## job 9025
==> flow/design.v (excerpt) <==
module alu #(
    parameter INT_W  = 4,
    parameter FRAC_W = 6,
    parameter INST_W = 4,
    parameter DATA_W = INT_W + FRAC_W
)(
    input                     i_clk,
    input                     i_rst_n,
    input                     i_valid,
    input signed [DATA_W-1:0] i_data_a,
    input signed [DATA_W-1:0] i_data_b,
    input        [INST_W-1:0] i_inst,
    output                    o_valid,
    output       [DATA_W-1:0] o_data
);
Size in the first run: roughly 1200 cells after synthesis, roughly 11 flip-flops, ~38 I/O pins.
clock: 6.89 ns
lec_check: 0
cap_margin: 20
core_aspect_ratio: 0.88
core_margin: 2
core_utilization: 72
cts_cluster_diameter: 339
cts_cluster_size: 36
gpl_timing_driven: 1
max_routing_layer: met5
place_density: 0.67
slew_margin: 20
tns_end_percent: 35
run.sh (not shown) runs the stock make flow with config.mk's settings and CLKGATE_MAP_FILE=.
Job 9025 did not finish; a tool error ended it in global routing (5_1_grt).
> inputs changed (job 9025 -> job 1365)
- a change of TNS_END_PERCENT from 35 to 50
- a deleted CTS_CLUSTER_DIAMETER that had been 339
- a change of the clock period (ns, I/O delays scaled along) from 6.89 to 10.2
Results
- Job 1365: flow completed, timing, DRC and antenna clean
- There was hardly any difference in chip width between job 9025 and job 1365.
- In the metrics for job 9025 and job 1365, the one carrying the higher number of resized instances in the post-cts repair step is job 9025.
- Re post-synthesis area per instance: no difference whatsoever between job 1365 and job 9025.
- Any difference in deepest level of the CTS H-tree between job 1365 and job 9025 is small enough to ignore.
- From job 9025 to job 1365 the numbers moved as follows: area of the chip flat; number of setup buffers added after CTS down 16; post-place setup slack up 2.30 ns; placed instance area down 12%.
Edits applied to the flow inputs when going from job 1365 to job 351:
- CORE_ASPECT_RATIO removed (was 0.88)
- PLACE_DENSITY removed (was 0.67)
- CTS_CLUSTER_SIZE changed from 36 to 40
- CORE_UTILIZATION changed from 72 to 65
- CAP_MARGIN changed from 20 to 15
- the clock period (ns, I/O delays scaled along) changed from 10.2 to 8.17
[summary]
Job 1365 completed; timing, DRC and antenna clean
Job 351 ran in full, but the layout does not pass; the checks complain about negative setup slack.
Utilization job 1365 -> job 351: up
Job 351 against job 1365: area growth from synthesis to layout up 23 points; number of cells in the design after placement shows an increase of 161.

* * *

## fjord
The RTL this note starts from:
==> flow/design.v <==
module alu #(
    parameter INT_W  = 4,
    parameter FRAC_W = 6,
    parameter INST_W = 4,
    parameter DATA_W = INT_W + FRAC_W
)(
    input                     i_clk,
    input                     i_rst_n,
    input                     i_valid,
    input signed [DATA_W-1:0] i_data_a,
    input signed [DATA_W-1:0] i_data_b,
    input        [INST_W-1:0] i_inst,
    output                    o_valid,
    output       [DATA_W-1:0] o_data
);  
reg [DATA_W-1:0] o_data_w, o_data_r;
reg              o_valid_w, o_valid_r;
assign o_valid = o_valid_r;
assign o_data = o_data_r;
reg [9:0] o_data_t;  
wire signed [10:0] sum_temp;
assign sum_temp = {i_data_a[9],i_data_a} + {i_data_b[9],i_data_b};
wire signed [10:0] sub_temp;
assign sub_temp = {i_data_a[9],i_data_a} - {i_data_b[9],i_data_b};
wire signed [19:0] mult_temp;
wire signed [20:0] mult_rnd;
wire signed [14:0] mult_r;
assign mult_temp = i_data_a * i_data_b;
assign mult_rnd = $signed({mult_temp[19],mult_temp}) + $signed(21'd32);  
assign mult_r = mult_rnd[20:6];
wire signed [20:0] i_data_f;
wire signed [20:0] o_data_f;
wire signed [14:0] mult_f;
assign i_data_f = {{5{o_data_r[9]}},o_data_r,6'b0};
assign o_data_f = i_data_f + $signed({mult_temp[19],mult_temp}) + $signed(21'd32);
assign mult_f = o_data_f[20:6];
wire signed [10:0] tanh_pos;
wire signed [10:0] tanh_neg;
assign tanh_pos = ({i_data_a[9],i_data_a} + $signed(11'd33)) >>> 1;
assign tanh_neg = ({i_data_a[9],i_data_a} - $signed(11'd31)) >>> 1;
always@(*)begin
    o_data_t = 10'd0;
    case(i_inst)
        4'd0:begin  
            if (sum_temp > $signed(11'd511)) o_data_t = 10'b0111_1111_11;
            else if (sum_temp < $signed(-11'sd512)) o_data_t = 10'b1000_0000_00;
            else o_data_t = sum_temp[9:0];
        end
        4'd1:begin  
            if (sub_temp > $signed(11'd511)) o_data_t = 10'b0111_1111_11;
            else if (sub_temp < $signed(-11'sd512)) o_data_t = 10'b1000_0000_00;
            else o_data_t = sub_temp[9:0];
        end
        4'd2:begin  
            if (mult_r > $signed(15'd511)) o_data_t = 10'b0111_1111_11;
            else if (mult_r < $signed(-15'sd512)) o_data_t = 10'b1000_0000_00;
            else o_data_t = mult_r[9:0];
        end
        4'd3:begin  
            if (mult_f > $signed(15'd511)) o_data_t = 10'b0111_1111_11;
            else if (mult_f < $signed(-15'sd512)) o_data_t = 10'b1000_0000_00;
            else o_data_t = mult_f[9:0];
        end
        4'd4:begin  
            if(!i_data_a[9])begin
                if(i_data_a >= 10'b0001_1000_00) o_data_t = 10'b0001_0000_00;
                else if(i_data_a >= 10'b0000_1000_00) o_data_t = tanh_pos[9:0];
                else o_data_t = i_data_a;
            end
            else begin
                if(i_data_a >= 10'b1111_100000) o_data_t = i_data_a;
                else if(i_data_a >= 10'b1110_1000_00) o_data_t = tanh_neg[9:0];
                else o_data_t = 10'b1111_0000_00;
            end
        end
        4'd5:begin  
            o_data_t = i_data_a | (~i_data_b);
        end
        4'd6:begin  
            casez(i_data_a)
            10'b1???_????_??: o_data_t = 10'd0;
            10'b01??_????_??: o_data_t = 10'd1;
            10'b001?_????_??: o_data_t = 10'd2;
            10'b0001_????_??: o_data_t = 10'd3;
            10'b0000_1???_??: o_data_t = 10'd4;
            10'b0000_01??_??: o_data_t = 10'd5;
            10'b0000_001?_??: o_data_t = 10'd6;
            10'b0000_0001_??: o_data_t = 10'd7;
            10'b0000_0000_1?: o_data_t = 10'd8;
            10'b0000_0000_01: o_data_t = 10'd9;
            10'd0: o_data_t = 10'd10;
            endcase
        end
        4'd7:begin  
            casez(i_data_a)
            10'd0: o_data_t = 10'd0;
            10'b????_????_?1: o_data_t = 10'd0;
            10'b????_????_10: o_data_t = 10'd1;
            10'b????_???1_00: o_data_t = 10'd2;
            10'b????_??10_00: o_data_t = 10'd3;
            10'b????_?100_00: o_data_t = 10'd4;
            10'b????_1000_00: o_data_t = 10'd5;
            10'b???1_0000_00: o_data_t = 10'd6;
            10'b??10_0000_00: o_data_t = 10'd7;
            10'b?100_0000_00: o_data_t = 10'd8;
            10'b1000_0000_00: o_data_t = 10'd9;
            endcase
        end
        4'd8:begin  
            o_data_t = i_data_a[9] + i_data_a[8] +i_data_a[7] +i_data_a[6] +i_data_a[5] +i_data_a[4] +i_data_a[3] +i_data_a[2] +i_data_a[1] +i_data_a[0];
        end
        4'd9:begin  
            if(i_data_b == 10'd0) o_data_t = i_data_a;
            else if(i_data_b == 10'd1) o_data_t = {i_data_a[8:0],i_data_a[9]};
            else if(i_data_b == 10'd2) o_data_t = {i_data_a[7:0],i_data_a[9:8]};
            else if(i_data_b == 10'd3) o_data_t = {i_data_a[6:0],i_data_a[9:7]};
            else if(i_data_b == 10'd4) o_data_t = {i_data_a[5:0],i_data_a[9:6]};
            else if(i_data_b == 10'd5) o_data_t = {i_data_a[4:0],i_data_a[9:5]};
            else if(i_data_b == 10'd6) o_data_t = {i_data_a[3:0],i_data_a[9:4]};
            else if(i_data_b == 10'd7) o_data_t = {i_data_a[2:0],i_data_a[9:3]};
            else if(i_data_b == 10'd8) o_data_t = {i_data_a[1:0],i_data_a[9:2]};
            else   o_data_t = {i_data_a[0],i_data_a[9:1]};
        end
    endcase
end
always@(*) begin
    o_data_w = o_data_t;
    o_valid_w = (i_valid == 1'b1)? 1'b1:1'b0;
end
always@(posedge i_clk or negedge i_rst_n) begin
    if (!i_rst_n) begin
        o_data_r <= 'b0;
        o_valid_r <= 'b0;
    end 
    else begin
        if (i_valid) o_data_r <= o_data_w;
        o_valid_r <= o_valid_w;
    end
end
endmodule
clock: 17.5 ns
lec_check: 0
abc_area: 1
cap_margin: 20
cell_pad_in_sites_global_placement: 1
core_aspect_ratio: 1.62
core_margin: 10
core_utilization: 40
gpl_routability_driven: 1
hold_slack_margin: 0.08
slew_margin: 20
tns_end_percent: 85
No stage failed in fjord, and the final checks on the layout all came back clean.
Input changes introduced in indigo (baseline for comparison: fjord):
# fjord
export LEC_CHECK = 0
export ABC_AREA = 1
export CAP_MARGIN = 20
export CELL_PAD_IN_SITES_GLOBAL_PLACEMENT = 1
export CORE_ASPECT_RATIO = 1.62
export CORE_MARGIN = 10
export CORE_UTILIZATION = 40
export GPL_ROUTABILITY_DRIVEN = 1
export HOLD_SLACK_MARGIN = 0.08
export SLEW_MARGIN = 20
export TNS_END_PERCENT = 85
create_clock -name core_clock -period 17.5 [get_ports {i_clk}]
# indigo
export LEC_CHECK = 0
export CAP_MARGIN = 20
export CORE_MARGIN = 2
export CORE_UTILIZATION = 40
export SLEW_MARGIN = 20
create_clock -name core_clock -period 11.0 [get_ports {i_clk}]
[summary]
Per the comparison of indigo with fjord, inverter count went down, final-layout worst hold slack now larger, area of all placed cells without fillers went down, number of antenna violations at the first check in global routing has remained practically unchanged. Diff fjord -> indigo | vertical die dimension | decrease of about 30%. The critical path depth in cells in indigo sits 10 below the value recorded for fjord.
Setup changes, indigo to yarrow
# indigo
export LEC_CHECK = 0
export CAP_MARGIN = 20
export CORE_MARGIN = 2
export CORE_UTILIZATION = 40
export SLEW_MARGIN = 20
create_clock -name core_clock -period 11.0 [get_ports {i_clk}]
# yarrow
export LEC_CHECK = 0
export ABC_AREA = 0
export CAP_MARGIN = 5
export CELL_PAD_IN_SITES_DETAIL_PLACEMENT = 1
export CORE_ASPECT_RATIO = 0.68
export CORE_MARGIN = 2
export CORE_UTILIZATION = 49
export CTS_CLUSTER_DIAMETER = 287
export CTS_CLUSTER_SIZE = 66
export GPL_ROUTABILITY_DRIVEN = 0
export GPL_TIMING_DRIVEN = 1
export HOLD_SLACK_MARGIN = -0.05
export MIN_ROUTING_LAYER = met2
export PLACE_DENSITY_LB_ADDON = 0.28
export SETUP_SLACK_MARGIN = 1.11
export SLEW_MARGIN = 20
create_clock -name core_clock -period 11.0 [get_ports {i_clk}]
## What came out
yarrow against indigo; height of the chip is down by more than 10%. Summary of the comparison: number of instances resized during post-cts repair is higher in yarrow, relative to indigo. yarrow failed in global routing (5_1_grt) with GRT-0116. Compared with indigo, yarrow shows half-perimeter wire length after placement that has gone up by more than 10%. Looking only at x dimension of the die, and setting everything else aside, the lower value of indigo and yarrow goes to indigo. Number of placed cells counting well taps of yarrow falls short of that of indigo by a few percent.
## Diff of input files: ember against yarrow
# yarrow
export LEC_CHECK = 0
export ABC_AREA = 0
export CAP_MARGIN = 5
export CELL_PAD_IN_SITES_DETAIL_PLACEMENT = 1
export CORE_ASPECT_RATIO = 0.68
export CORE_MARGIN = 2
export CORE_UTILIZATION = 49
export CTS_CLUSTER_DIAMETER = 287
export CTS_CLUSTER_SIZE = 66
export GPL_ROUTABILITY_DRIVEN = 0
export GPL_TIMING_DRIVEN = 1
export HOLD_SLACK_MARGIN = -0.05
export MIN_ROUTING_LAYER = met2
export PLACE_DENSITY_LB_ADDON = 0.28
export SETUP_SLACK_MARGIN = 1.11
export SLEW_MARGIN = 20
create_clock -name core_clock -period 11.0 [get_ports {i_clk}]
# ember
export LEC_CHECK = 0
export CAP_MARGIN = 0
export CORE_ASPECT_RATIO = 1.37
export CORE_MARGIN = 2
export CORE_UTILIZATION = 63
export CTS_CLUSTER_DIAMETER = 150
export CTS_CLUSTER_SIZE = 99
export GPL_ROUTABILITY_DRIVEN = 0
export HOLD_SLACK_MARGIN = 0.28
export SETUP_SLACK_MARGIN = -1.08
export SLEW_MARGIN = 20
export TNS_END_PERCENT = 15
create_clock -name core_clock -period 11.0 [get_ports {i_clk}]
### Flow results
The remaining runs in yarrow and ember completed every stage, whereas yarrow halted early.
yarrow: aborted in global routing (5_1_grt) (tool error)
Comparing yarrow and ember, initial core utilization is lower on yarrow.
As of ember, total number of placement rows had risen by more than a quarter compared to yarrow.
Compared to yarrow, ember has post-CTS repair timing setup buffer count 13 lower.
Comparing yarrow against ember, there is no change at all in number of buffers added by the clock tree synthesis step.
Diff yarrow..ember | deepest level of the CTS H-tree | unchanged
Post-placement cell count went down by a few percent going from yarrow to ember.
yarrow has a higher post-detailed-placement cell area than ember.
ember against yarrow: overall die area went down 22%; post-cts repair resize count moved down.

* * *

Starts from the design.v that is shown in full above.
export LEC_CHECK = 0
export CAP_MARGIN = 20
export CORE_ASPECT_RATIO = 0.5
export CORE_MARGIN = 2
export CORE_UTILIZATION = 36
export CTS_CLUSTER_DIAMETER = 150
export CTS_CLUSTER_SIZE = 99
export GPL_ROUTABILITY_DRIVEN = 0
export SETUP_SLACK_MARGIN = -1.08
export SLEW_MARGIN = 20
export TNS_END_PERCENT = 15
create_clock -name core_clock -period 11.0 [get_ports {i_clk}]
The starting point finished with timing, DRC and antenna clean.
==> next run, changes <==
- CORE_ASPECT_RATIO: 0.5 -> 1.37
After rerunning: First-iteration DRC count goes down by 36%. Maximum frequency came out higher by 1.2%. Global-route usage falls by 1.0 points. Routed wire length fell by 0.96%. Worst setup slack is better by 130 ps.
==> next run, changes <==
- CORE_ASPECT_RATIO: 1.37 -> default
- CORE_UTILIZATION: 36 -> 66
- CTS_CLUSTER_DIAMETER: 150 -> default
- CTS_CLUSTER_SIZE: 99 -> default
- GPL_ROUTABILITY_DRIVEN: 0 -> default
- SETUP_SLACK_MARGIN: -1.08 -> default
- TNS_END_PERCENT: 15 -> default
- clock period: 11.0 -> 9.77 ns (I/O delays scaled with it)
Outcome: Register-to-register slack got worse by 830 ps; worst hold slack improved by 41 ps; utilization climbs by 36 points; design area climbs by a few percent.
==> next run, changes <==
- CORE_UTILIZATION: 66 -> 72
- CTS_CLUSTER_DIAMETER: default -> 160
- CTS_CLUSTER_SIZE: default -> 99
After rerunning: Worst setup slack degrades by 36 ps. Sequential cell count does not change. Final area grows by 1.0%. Wire length grows by 5.1%. Count of clock-buffer cells in the layout is unchanged.

* * *

== orange ==
RTL: the design.v shown in full above, as it stands there.
make LEC_CHECK=0 ABC_AREA=1 CAP_MARGIN=20 CORE_ASPECT_RATIO=0.5 CORE_MARGIN=2 CORE_UTILIZATION=72 CTS_CLUSTER_DIAMETER=358 CTS_CLUSTER_SIZE=99 PLACE_DENSITY=0.42 SLEW_MARGIN=20 finish   # period 2.71 ns
Seen in the log of orange: DPL-0033 during 3_5_place_dp, after which the run never completed.
Edits applied to the flow inputs when going from orange to blue:
# orange
export LEC_CHECK = 0
export ABC_AREA = 1
export CAP_MARGIN = 20
export CORE_ASPECT_RATIO = 0.5
export CORE_MARGIN = 2
export CORE_UTILIZATION = 72
export CTS_CLUSTER_DIAMETER = 358
export CTS_CLUSTER_SIZE = 99
export PLACE_DENSITY = 0.42
export SLEW_MARGIN = 20
create_clock -name core_clock -period 2.71 [get_ports {i_clk}]
# blue
export LEC_CHECK = 0
export ABC_AREA = 1
export CAP_MARGIN = 20
export CELL_PAD_IN_SITES_GLOBAL_PLACEMENT = 1
export CORE_MARGIN = 2
export CORE_UTILIZATION = 40
export SLEW_MARGIN = 20
create_clock -name core_clock -period 17.5 [get_ports {i_clk}]
==> results <==
- Per the final summary, blue finished and its layout is clean on timing, DRC and antenna.
- [compare] base=orange new=blue: number of core rows moved up; compound-cell area share of the yosys netlist barely changed; count of distinct cell types in the synthesized netlist has remained practically unchanged.
- Delta (blue minus orange): core region area went up by 11000 um2, die size went up by 76%, last weighted congestion value of the routability-driven placer went down by 0.26.
